==> juniper <==
==> flow/design.v <==
`timescale 1ns / 1ps
module awstm(
        pps,
        tevt,
        evt,
        rst_n,
        clk
    );
    input pps;
    input [31:0] tevt;
    output [31:0] evt;
    input rst_n;
    input clk;
    reg r_pps, r_awspps;
    reg [26:0] r_tcyc;       
    reg [26:0] r_td;         
    reg [30:0] r_awstm;      
    reg [30:0] r_tmev_next;  
    reg [31:0] r_set_tmev;  
    reg [10:0] r_tcor;       
    reg [10:0] r_tcor_max;   
    reg r_pps_lock;          
    wire evt_pps;            
    parameter [26:0] p_cyc_per_sec  = 27'd9_999;   
    parameter [26:0] p_pps_to       = 27'd14_999;  
    parameter [30:0] p_awstm_max    = 31'd99_999;   
    assign evt = r_set_tmev;
    assign evt_pps = pps & ~r_pps;
    wire [26:0] td_abs;
    wire [25:0] tmp1_td_abs;
    wire [25:0] tmp2_td_abs;
    wire [10:0] tmp_tcor_max;
    assign td_abs = (r_td[26] ? (~r_td + 17'd1): r_td);
    genvar i;
    assign tmp1_td_abs[25] = td_abs[25];  
    generate 
        for(i = 24; i >= 0; i=i-1) begin :g_tmp1_td_abs
            assign tmp1_td_abs[i] = td_abs[i+1] | td_abs[i];  
        end 
    endgenerate
    assign tmp2_td_abs[25] = tmp1_td_abs[25];
    generate
        for(i = 24; i >= 0; i=i-1) begin: g_tmp2_td_abs
            assign tmp2_td_abs[i] = tmp1_td_abs[i+1] ^ tmp1_td_abs[i];
        end
    endgenerate
    assign tmp_tcor_max[2:0] = 3'b000;
    generate 
        for(i = 0; i < 7; i=i+1) begin: g_tmp_tcor_max
            assign tmp_tcor_max[i+3] = tmp2_td_abs[25-i]; 
        end
    endgenerate
    assign tmp_tcor_max[10] = (tmp1_td_abs[20] & !tmp2_td_abs[20] ? 1'b0 : 1'b1); 
    always @(posedge clk or negedge rst_n) begin
        if(rst_n == 1'b0) begin
            r_pps <= 1'b0;
            r_awspps <= 1'b0;
            r_pps_lock <= 1'b0;
            r_tcyc <= 27'd0;
            r_td <= 27'd0;
            r_tcor <= 11'd0;
            r_tcor_max <= 11'd1024;
            r_awstm <= 31'd0;
            r_tmev_next <= 31'd0;
            r_set_tmev <= 32'd0;
        end else begin
            r_pps <= pps;
            r_tcyc <= r_tcyc + 1;
            r_tcor_max <= tmp_tcor_max;
            if(r_tcor >= r_tcor_max) begin
                r_tcor <= 10'd0;
            end else begin
                r_tcor <= r_tcor + 1;
            end
            if(r_tcyc == p_cyc_per_sec) begin
                r_awspps <= 1'b1;
            end else begin
                r_awspps <= 1'b0;
            end
            if(evt_pps) begin
                r_pps_lock <= 1'b1;
                r_tcyc <= 27'd0;
                r_td <= r_td + p_cyc_per_sec + ~r_tcyc + 27'd1;
            end else begin
                if(r_tcyc == p_pps_to) begin  
                    r_pps_lock <= 1'b0;
                    r_tcyc <= (p_pps_to - p_cyc_per_sec);     
                end                
            end
            if(r_awstm >= p_awstm_max) begin
                r_awstm <= 31'd0;
            end else begin
                if(r_tcor == r_tcor_max) begin
                    if(r_td[26]) begin  
                        r_awstm <= r_awstm;
                        r_td <= r_td + 27'd1;
                    end else begin  
                        r_awstm <= r_awstm + 31'd2;
                        r_td <= r_td - 27'd1;
                    end
                end else begin
                    r_awstm <= r_awstm + 31'd1;
                end
            end
            if(r_tmev_next == r_awstm || (r_tmev_next + 31'd1) == r_awstm) begin
                r_set_tmev <= {r_pps_lock, r_awstm};
                r_tmev_next <= r_tmev_next + tevt;
            end
            if(r_tmev_next > p_awstm_max) begin
                r_tmev_next <= r_tmev_next + ~p_awstm_max + 31'd1;
            end             
        end
    end
endmodule
==> flow/run.sh <==
#!/bin/bash
# the make line also repeats each setting of config.mk as NAME=value (left out here)
make -C /OpenROAD-flow-scripts/flow DESIGN_CONFIG=/design/flow/config.mk WORK_HOME=/design/flow/orfs CLKGATE_MAP_FILE= finish
==> flow/config.mk <==
export PLATFORM = sky130hd
export DESIGN_NAME = awstm
export DESIGN_NICKNAME = awstm
export VERILOG_FILES = /design/flow/design.v
export SDC_FILE = /design/flow/constraint.sdc
export NUM_CORES = 4
export LEC_CHECK = 0
export ABC_AREA = 1
export CAP_MARGIN = 20
export CELL_PAD_IN_SITES_GLOBAL_PLACEMENT = 0
export CORE_ASPECT_RATIO = 0.97
export CORE_MARGIN = 2
export CORE_UTILIZATION = 72
export CTS_CLUSTER_DIAMETER = 234
export CTS_CLUSTER_SIZE = 52
export GPL_TIMING_DRIVEN = 1
export MIN_ROUTING_LAYER = met1
export PLACE_DENSITY = 0.73
export SETUP_SLACK_MARGIN = 0.81
export SLEW_MARGIN = 10
==> flow/constraint.sdc <==
create_clock -name core_clock -period 3.0 [get_ports {clk}]
set_input_delay 0.6000 -clock core_clock [delete_from_list [all_inputs] [get_ports {clk}]]
set_output_delay 0.6000 -clock core_clock [all_outputs]
set_load 0.01 [all_outputs]
==> inputs of harbor, as changes to juniper <==
==> flow/config.mk (replaced) <==
export PLATFORM = sky130hd
export DESIGN_NAME = awstm
export DESIGN_NICKNAME = awstm
export VERILOG_FILES = /design/flow/design.v
export SDC_FILE = /design/flow/constraint.sdc
export NUM_CORES = 4
export LEC_CHECK = 0
export CAP_MARGIN = 20
export CORE_MARGIN = 2
export CORE_UTILIZATION = 27
export PLACE_DENSITY = 0.6
export SLEW_MARGIN = 20
==> flow/constraint.sdc (replaced) <==
create_clock -name core_clock -period 4.27 [get_ports {clk}]
set_input_delay 0.8540 -clock core_clock [delete_from_list [all_inputs] [get_ports {clk}]]
set_output_delay 0.8540 -clock core_clock [all_outputs]
set_load 0.01 [all_outputs]
==> inputs of lagoon, as changes to juniper <==
==> flow/config.mk (replaced) <==
export PLATFORM = sky130hd
export DESIGN_NAME = awstm
export DESIGN_NICKNAME = awstm
export VERILOG_FILES = /design/flow/design.v
export SDC_FILE = /design/flow/constraint.sdc
export NUM_CORES = 4
export LEC_CHECK = 0
export ABC_AREA = 1
export CAP_MARGIN = 0
export CORE_ASPECT_RATIO = 0.69
export CORE_MARGIN = 2
export CORE_UTILIZATION = 72
export CTS_CLUSTER_SIZE = 11
export PLACE_DENSITY = 0.37
export SLEW_MARGIN = 20
export TNS_END_PERCENT = 5
==> flow/constraint.sdc (replaced) <==
create_clock -name core_clock -period 2.62 [get_ports {clk}]
set_input_delay 0.5240 -clock core_clock [delete_from_list [all_inputs] [get_ports {clk}]]
set_output_delay 0.5240 -clock core_clock [all_outputs]
set_load 0.01 [all_outputs]
==> impl_metrics.yaml <==
# generated from flow reports
placement:
  hpwl_mm: 27.8
floorplanning:
  rows: 82
  die_x_um: 229
logic_synthesis:
  ys_sh_aoi_pct: 18.5
  ys_types: 80
outcome:
  outcome: "finished clean"
grt:
  busiest_layer: "met2"
  grt_use_met1_pct: 18.4
-- figures above: harbor

==> impl_metrics.yaml <==
# physical design summary
grt:
  busiest_layer: "met2"
  grt_use_met1_pct: 85.6
outcome:
  lastStage: "global routing (5_1_grt)"
  error_line: "[ERROR GRT-0232] Routing congestion too high. Check the congestion heatmap in the GUI."
  outcome: "stopped before the end"
floorplanning:
  die_x_um: 153
-- figures above: juniper

==> impl_metrics.yaml <==
# generated from flow reports
outcome:
  outcome: "complete, but fails checks"
  violations: "setup timing"
sta:
  layout_setup_ws_ns: -0.0413
  setup_viol: 4
-- figures above: lagoon

